==> 07-19 <==
==> flow/design.v (excerpt) <==
  module cfs_aligner#(
    parameter ALGN_DATA_WIDTH = 32,
    parameter FIFO_DEPTH      = 8,
    localparam int unsigned APB_ADDR_WIDTH    = 16,
    localparam int unsigned APB_DATA_WIDTH    = 32,
    localparam int unsigned ALGN_OFFSET_WIDTH = ALGN_DATA_WIDTH <= 8 ? 1 : $clog2(ALGN_DATA_WIDTH/8),
    localparam int unsigned ALGN_SIZE_WIDTH   = $clog2(ALGN_DATA_WIDTH/8)+1
  ) (
    input wire clk,
    input wire reset_n,
    input wire[APB_ADDR_WIDTH-1:0]    paddr,
    input wire                        pwrite,
    input wire                        psel,
    input wire                        penable,
    input wire[APB_DATA_WIDTH-1:0]    pwdata,
    output wire                       pready,
    output reg[APB_DATA_WIDTH-1:0]    prdata,
    output reg                        pslverr,
    input                             md_rx_valid,
    input[ALGN_DATA_WIDTH-1:0]        md_rx_data,
    input[ALGN_OFFSET_WIDTH-1:0]      md_rx_offset,
    input[ALGN_SIZE_WIDTH-1:0]        md_rx_size,
    output reg                        md_rx_ready,
    output reg                        md_rx_err,
    output reg                        md_tx_valid,
    output reg[ALGN_DATA_WIDTH-1:0]   md_tx_data,
    output reg[ALGN_OFFSET_WIDTH-1:0] md_tx_offset,
    output reg[ALGN_SIZE_WIDTH-1:0]   md_tx_size,
    input                             md_tx_ready,
    input                             md_tx_err,
    output reg                        irq
  );
    localparam int unsigned STATUS_CNT_DROP_WIDTH = 8;
    cfs_aligner_core#(
      .APB_ADDR_WIDTH( APB_ADDR_WIDTH),
      .ALGN_DATA_WIDTH(ALGN_DATA_WIDTH),
      .FIFO_DEPTH(     FIFO_DEPTH),
      .CDC_RX_TO_REG(  0),
      .CDC_REG_TO_TX(  0)) core (
      .pclk        (clk),
  ...
export LEC_CHECK = 0
export CAP_MARGIN = 15
export CORE_MARGIN = 2
export CORE_UTILIZATION = 72
export CTS_CLUSTER_DIAMETER = 52
export CTS_CLUSTER_SIZE = 40
export HOLD_SLACK_MARGIN = -0.05
export PLACE_DENSITY = 0.66
export SETUP_SLACK_MARGIN = 1.39
export SLEW_MARGIN = 20
create_clock -name core_clock -period 4.81 [get_ports {clk}]
run.sh (not shown) runs the stock make flow with config.mk's settings and CLKGATE_MAP_FILE=.
==> inputs of 08-18, as changes to 07-19 <==
==> flow/config.mk (replaced) <==
export PLATFORM = sky130hd
export DESIGN_NAME = cfs_aligner
export DESIGN_NICKNAME = cfs_aligner
export VERILOG_FILES = /design/flow/design.v
export SDC_FILE = /design/flow/constraint.sdc
export NUM_CORES = 4
export LEC_CHECK = 0
export CAP_MARGIN = 20
export CORE_ASPECT_RATIO = 0.63
export CORE_MARGIN = 2
export CORE_UTILIZATION = 40
export GPL_ROUTABILITY_DRIVEN = 0
export SETUP_SLACK_MARGIN = 2.5
export SLEW_MARGIN = 20
export TNS_END_PERCENT = 40
==> flow/constraint.sdc (replaced) <==
create_clock -name core_clock -period 10.0 [get_ports {clk}]
set_input_delay 2.0000 -clock core_clock [delete_from_list [all_inputs] [get_ports {clk}]]
set_output_delay 2.0000 -clock core_clock [all_outputs]
set_load 0.01 [all_outputs]
==> inputs of 12-10, as changes to 07-19 <==
--- a/flow/config.mk
+++ b/flow/config.mk
@@ -10,3 +10,3 @@
 export CORE_UTILIZATION = 72
-export CTS_CLUSTER_DIAMETER = 52
+export CTS_CLUSTER_DIAMETER = 25
 export CTS_CLUSTER_SIZE = 40
==> report_table.html <==
<!-- implementation run metrics -->
<table>
<tr><th>Metric</th><th>Value</th></tr>
<tr><th colspan="2">Run status</th></tr>
<tr><td>Outcome</td><td>failed layout checks</td></tr>
<tr><td>Failed layout checks</td><td>negative setup slack</td></tr>
<tr><th colspan="2">Global routing</th></tr>
<tr><td>Met1 usage in global routing</td><td>0.5682</td></tr>
<tr><th colspan="2">STA</th></tr>
<tr><td>Setup WS post-layout</td><td>-0.1957 ns</td></tr>
<tr><td>Final setup vio count</td><td>6</td></tr>
<tr><th colspan="2">Finish</th></tr>
<tr><td>Area fraction of clock buffers and clock inverters</td><td>0.04184</td></tr>
<tr><th colspan="2">Setup path</th></tr>
<tr><td>Critical path launch point type</td><td>flop</td></tr>
</table>
Source of the figures above: 07-19

==> report_table.html <==
<!-- implementation run metrics -->
<table>
<tr><th>Metric</th><th>Value</th></tr>
<tr><th colspan="2">Logic synthesis</th></tr>
<tr><td>Post-synthesis cell type with the largest instance count</td><td>sky130_fd_sc_hd__edfxtp_1</td></tr>
<tr><td>Commonest cells in the netlist</td><td>592 x sky130_fd_sc_hd__edfxtp_1, 262 x sky130_fd_sc_hd__nand2_1, 161 x sky130_fd_sc_hd__nor2_1</td></tr>
<tr><td>Avg Synthesized Cell Area</td><td>12.65 µm²</td></tr>
<tr><th colspan="2">Run status</th></tr>
<tr><td>Outcome</td><td>stopped before the end</td></tr>
<tr><td>Last stage reached</td><td>5_1_grt</td></tr>
<tr><td>Err</td><td>[ERROR GRT-0116] Global routing finished with congestion. Check the congestion regions in the DRC Viewer.</td></tr>
<tr><th colspan="2">Placed design</th></tr>
<tr><td>Final estimated routing congestion in global placement</td><td>1.048</td></tr>
<tr><td>Half-perimeter wire length after detailed placement</td><td>70,720 µm</td></tr>
<tr><td>Placement-stage cell area</td><td>39,000 µm²</td></tr>
<tr><td>Placed instance count</td><td>3,637</td></tr>
<tr><th colspan="2">Clock network</th></tr>
<tr><td>Number of gates given a new drive strength after cts</td><td>298</td></tr>
<tr><td>Worst-case clock buffer depth</td><td>3</td></tr>
<tr><th colspan="2">Global routing</th></tr>
<tr><td>Met1 usage in global routing</td><td>0.7674</td></tr>
</table>
Source of the figures above: 12-10

==> report_table.html <==
<!-- implementation run metrics -->
<table>
<tr><th>Metric</th><th>Value</th></tr>
<tr><th colspan="2">Finish</th></tr>
<tr><td>Combinational share of cell area</td><td>0.3180</td></tr>
<tr><td>Biggest area consumer among cell classes</td><td>flip-flops and latches</td></tr>
<tr><td>Area fraction of clock buffers and clock inverters</td><td>0.05948</td></tr>
<tr><th colspan="2">Logic synthesis</th></tr>
<tr><td>Main area contributors</td><td>sky130_fd_sc_hd__edfxtp_1 50%, sky130_fd_sc_hd__dfrtp_1 10%, sky130_fd_sc_hd__mux2_2 4.4%</td></tr>
<tr><th colspan="2">STA</th></tr>
<tr><td>Setup WS post-layout</td><td>2.517 ns</td></tr>
<tr><td>Final setup vio count</td><td>0</td></tr>
<tr><th colspan="2">Run status</th></tr>
<tr><td>Outcome</td><td>finished clean</td></tr>
<tr><th colspan="2">Setup path</th></tr>
<tr><td>Critical path launch point type</td><td>input pin</td></tr>
<tr><td>WP data required</td><td>8.00 ns</td></tr>
<tr><td>FF-to-FF setup slack</td><td>2.82 ns</td></tr>
</table>
Source of the figures above: 08-18


========
==> inputs of run F <==
Starting RTL as in the previous note.
make LEC_CHECK=0 ABC_AREA=1 CAP_MARGIN=20 CORE_MARGIN=2 CORE_UTILIZATION=72 CTS_CLUSTER_DIAMETER=347 CTS_CLUSTER_SIZE=10 PLACE_DENSITY=0.89 SLEW_MARGIN=20 finish   # period 3.98 ns
==> run E: changes against run F <==
Settings changed: ABC_AREA 1 to unset, CAP_MARGIN 20 to 5, CORE_UTILIZATION 72 to 40, CTS_CLUSTER_DIAMETER 347 to 27, CTS_CLUSTER_SIZE 10 to unset, GPL_ROUTABILITY_DRIVEN set to 1, HOLD_SLACK_MARGIN set to 0.11, PLACE_DENSITY 0.89 to unset, TNS_END_PERCENT set to 50.
==> flow/constraint.sdc (replaced) <==
create_clock -name core_clock -period 10.0 [get_ports {clk}]
set_input_delay 2.0000 -clock core_clock [delete_from_list [all_inputs] [get_ports {clk}]]
set_output_delay 2.0000 -clock core_clock [all_outputs]
set_load 0.01 [all_outputs]
==> summary of the runs <==
Run F did not get past global routing (5_1_grt) (GRT-0232). Run E went through all stages and came out clean.
Between run F and run E, the lower synthesized cell count is in run E (gap about 26%, measured against run E).
Of run F and run E, run F has the higher area after synthesis (gap about 1.1%, measured against run E).
Of run F and run E, run E has the higher die size (gap about 43%, measured against run E).
==> figures <==
metric                                                                                 run F       run E
Die width                                                                             227 µm      302 µm
Number of standard cells reported by yosys                                              3542        2805
Post-synthesis share of cell area spent on and-or and or-and gates                    0.0967       0.160
Full die area                                                                     0.0516 mm²  0.0911 mm²
Fraction of the mapped netlist area in simple logic gates                              0.204      0.0942
Most frequent cell after synthesis                                                   nand2_1    edfxtp_1
Xor/xnor share                                                                       0.00366     0.00543
Number of H-tree levels                                                                    3           4
Result of the run                                                             did not finish  no timing/DRC/antenna violations
Stage where the flow stopped                                        global routing (5_1_grt)           -
Post-CTS Setup Inserts                                                                    44           0
Area inside the core boundary                                                     0.0491 mm²  0.0881 mm²
Fraction of the yosys area taken by sequential cells                                   0.606       0.613
Row Count                                                                                 81         109
Netlist area before placement                                                     0.0359 mm²  0.0355 mm²
Portion of synthesized cell area occupied by the leading cell type                     0.496       0.501
Initial core utilization                                                               0.731       0.403
Final weighted congestion of routability-driven global placement                        1.05       0.923

========
==> inputs of v27 <==
Starting RTL as in the previous note.
Settings: LEC_CHECK=0, ABC_AREA=0, CAP_MARGIN=10, CELL_PAD_IN_SITES_DETAIL_PLACEMENT=0, CORE_MARGIN=2, CORE_UTILIZATION=72, CTS_CLUSTER_DIAMETER=29, CTS_CLUSTER_SIZE=41, GPL_ROUTABILITY_DRIVEN=1, GPL_TIMING_DRIVEN=1, PLACE_DENSITY=0.66, SETUP_SLACK_MARGIN=1.42, SLEW_MARGIN=35; clock period 4.84 ns.
==> v23: changes against v27 <==
==> flow/config.mk (replaced) <==
export PLATFORM = sky130hd
export DESIGN_NAME = cfs_aligner
export DESIGN_NICKNAME = cfs_aligner
export VERILOG_FILES = /design/flow/design.v
export SDC_FILE = /design/flow/constraint.sdc
export NUM_CORES = 4
export LEC_CHECK = 0
export ABC_AREA = 1
export CAP_MARGIN = 20
export CORE_MARGIN = 2
export CORE_UTILIZATION = 72
export MAX_ROUTING_LAYER = met4
export PLACE_DENSITY = 0.64
export SLEW_MARGIN = 5
==> flow/constraint.sdc (replaced) <==
create_clock -name core_clock -period 5.68 [get_ports {clk}]
set_input_delay 1.1360 -clock core_clock [delete_from_list [all_inputs] [get_ports {clk}]]
set_output_delay 1.1360 -clock core_clock [all_outputs]
set_load 0.01 [all_outputs]
==> v15: changes against v27 <==
==> flow/config.mk (replaced) <==
export PLATFORM = sky130hd
export DESIGN_NAME = cfs_aligner
export DESIGN_NICKNAME = cfs_aligner
export VERILOG_FILES = /design/flow/design.v
export SDC_FILE = /design/flow/constraint.sdc
export NUM_CORES = 4
export LEC_CHECK = 0
export ABC_AREA = 1
export CAP_MARGIN = 20
export CORE_MARGIN = 2
export CORE_UTILIZATION = 66
export SLEW_MARGIN = 5
==> flow/constraint.sdc (replaced) <==
create_clock -name core_clock -period 5.68 [get_ports {clk}]
set_input_delay 1.1360 -clock core_clock [delete_from_list [all_inputs] [get_ports {clk}]]
set_output_delay 1.1360 -clock core_clock [all_outputs]
set_load 0.01 [all_outputs]
==> v1: changes against v27 <==
==> flow/config.mk (replaced) <==
export PLATFORM = sky130hd
export DESIGN_NAME = cfs_aligner
export DESIGN_NICKNAME = cfs_aligner
export VERILOG_FILES = /design/flow/design.v
export SDC_FILE = /design/flow/constraint.sdc
export NUM_CORES = 4
export LEC_CHECK = 0
export CAP_MARGIN = 20
export CORE_MARGIN = 2
export CORE_UTILIZATION = 11
export SLEW_MARGIN = 20
==> flow/constraint.sdc (replaced) <==
create_clock -name core_clock -period 11.8 [get_ports {clk}]
set_input_delay 2.3600 -clock core_clock [delete_from_list [all_inputs] [get_ports {clk}]]
set_output_delay 2.3600 -clock core_clock [all_outputs]
set_load 0.01 [all_outputs]
==> results.sh <==
# physical design summary
export IMPL_globalplace_congestion=1.07
export IMPL_die_area_um2=51600
export IMPL_grt_use_total=0.461
export IMPL_status="no timing/DRC/antenna violations"
export IMPL_ys_top_logic_family="simple AND/OR/NAND/NOR gates"
export IMPL_yosysTopAreaCellShare=0.496
export IMPL_mux_area_frac=0.000279
# the run above: v23

==> results.sh <==
# physical design summary
export IMPL_setup_viol=0
export IMPL_drc=0
export IMPL_clkCellAreaFrac=0.0617
export IMPL_yosysTopAreaCellShare=0.501
export IMPL_ys_top_logic_family="AND-OR/OR-AND gates"
export IMPL_htreeDepth=3
export IMPL_grt_use_total=0.0680
export IMPL_worst_clock_skew_ns=0.0352
export IMPL_status="no timing/DRC/antenna violations"
# the run above: v1

==> results.sh <==
# implementation run metrics
export IMPL_status="did not finish"
export IMPL_stop_stage="global routing"
export IMPL_error_line="[ERROR GRT-0232] Routing congestion too high. Check the congestion heatmap in the GUI."
export IMPL_ys_top_logic_family="AND-OR/OR-AND gates"
export IMPL_die_area_um2=51100
export IMPL_mux_area_frac=0.0600
export IMPL_top_cell="edfxtp_1"
export IMPL_dpl_cell_area_um2=39200
export IMPL_cts_buffers_inserted=115
export IMPL_yosysTopAreaCellShare=0.501
# the run above: v27

==> results.sh <==
# physical design summary
export IMPL_clockBufferDepth=3
export IMPL_ys_top_logic_family="simple AND/OR/NAND/NOR gates"
export IMPL_grt_use_total=0.363
export IMPL_status="no timing/DRC/antenna violations"
export IMPL_mux_area_frac=0.000279
export IMPL_r2r_cells=28
export IMPL_yosys_area_top_type="edfxtp_1"
export IMPL_cts_buffers_inserted=76
export IMPL_yosysTopAreaCellShare=0.496
# the run above: v15

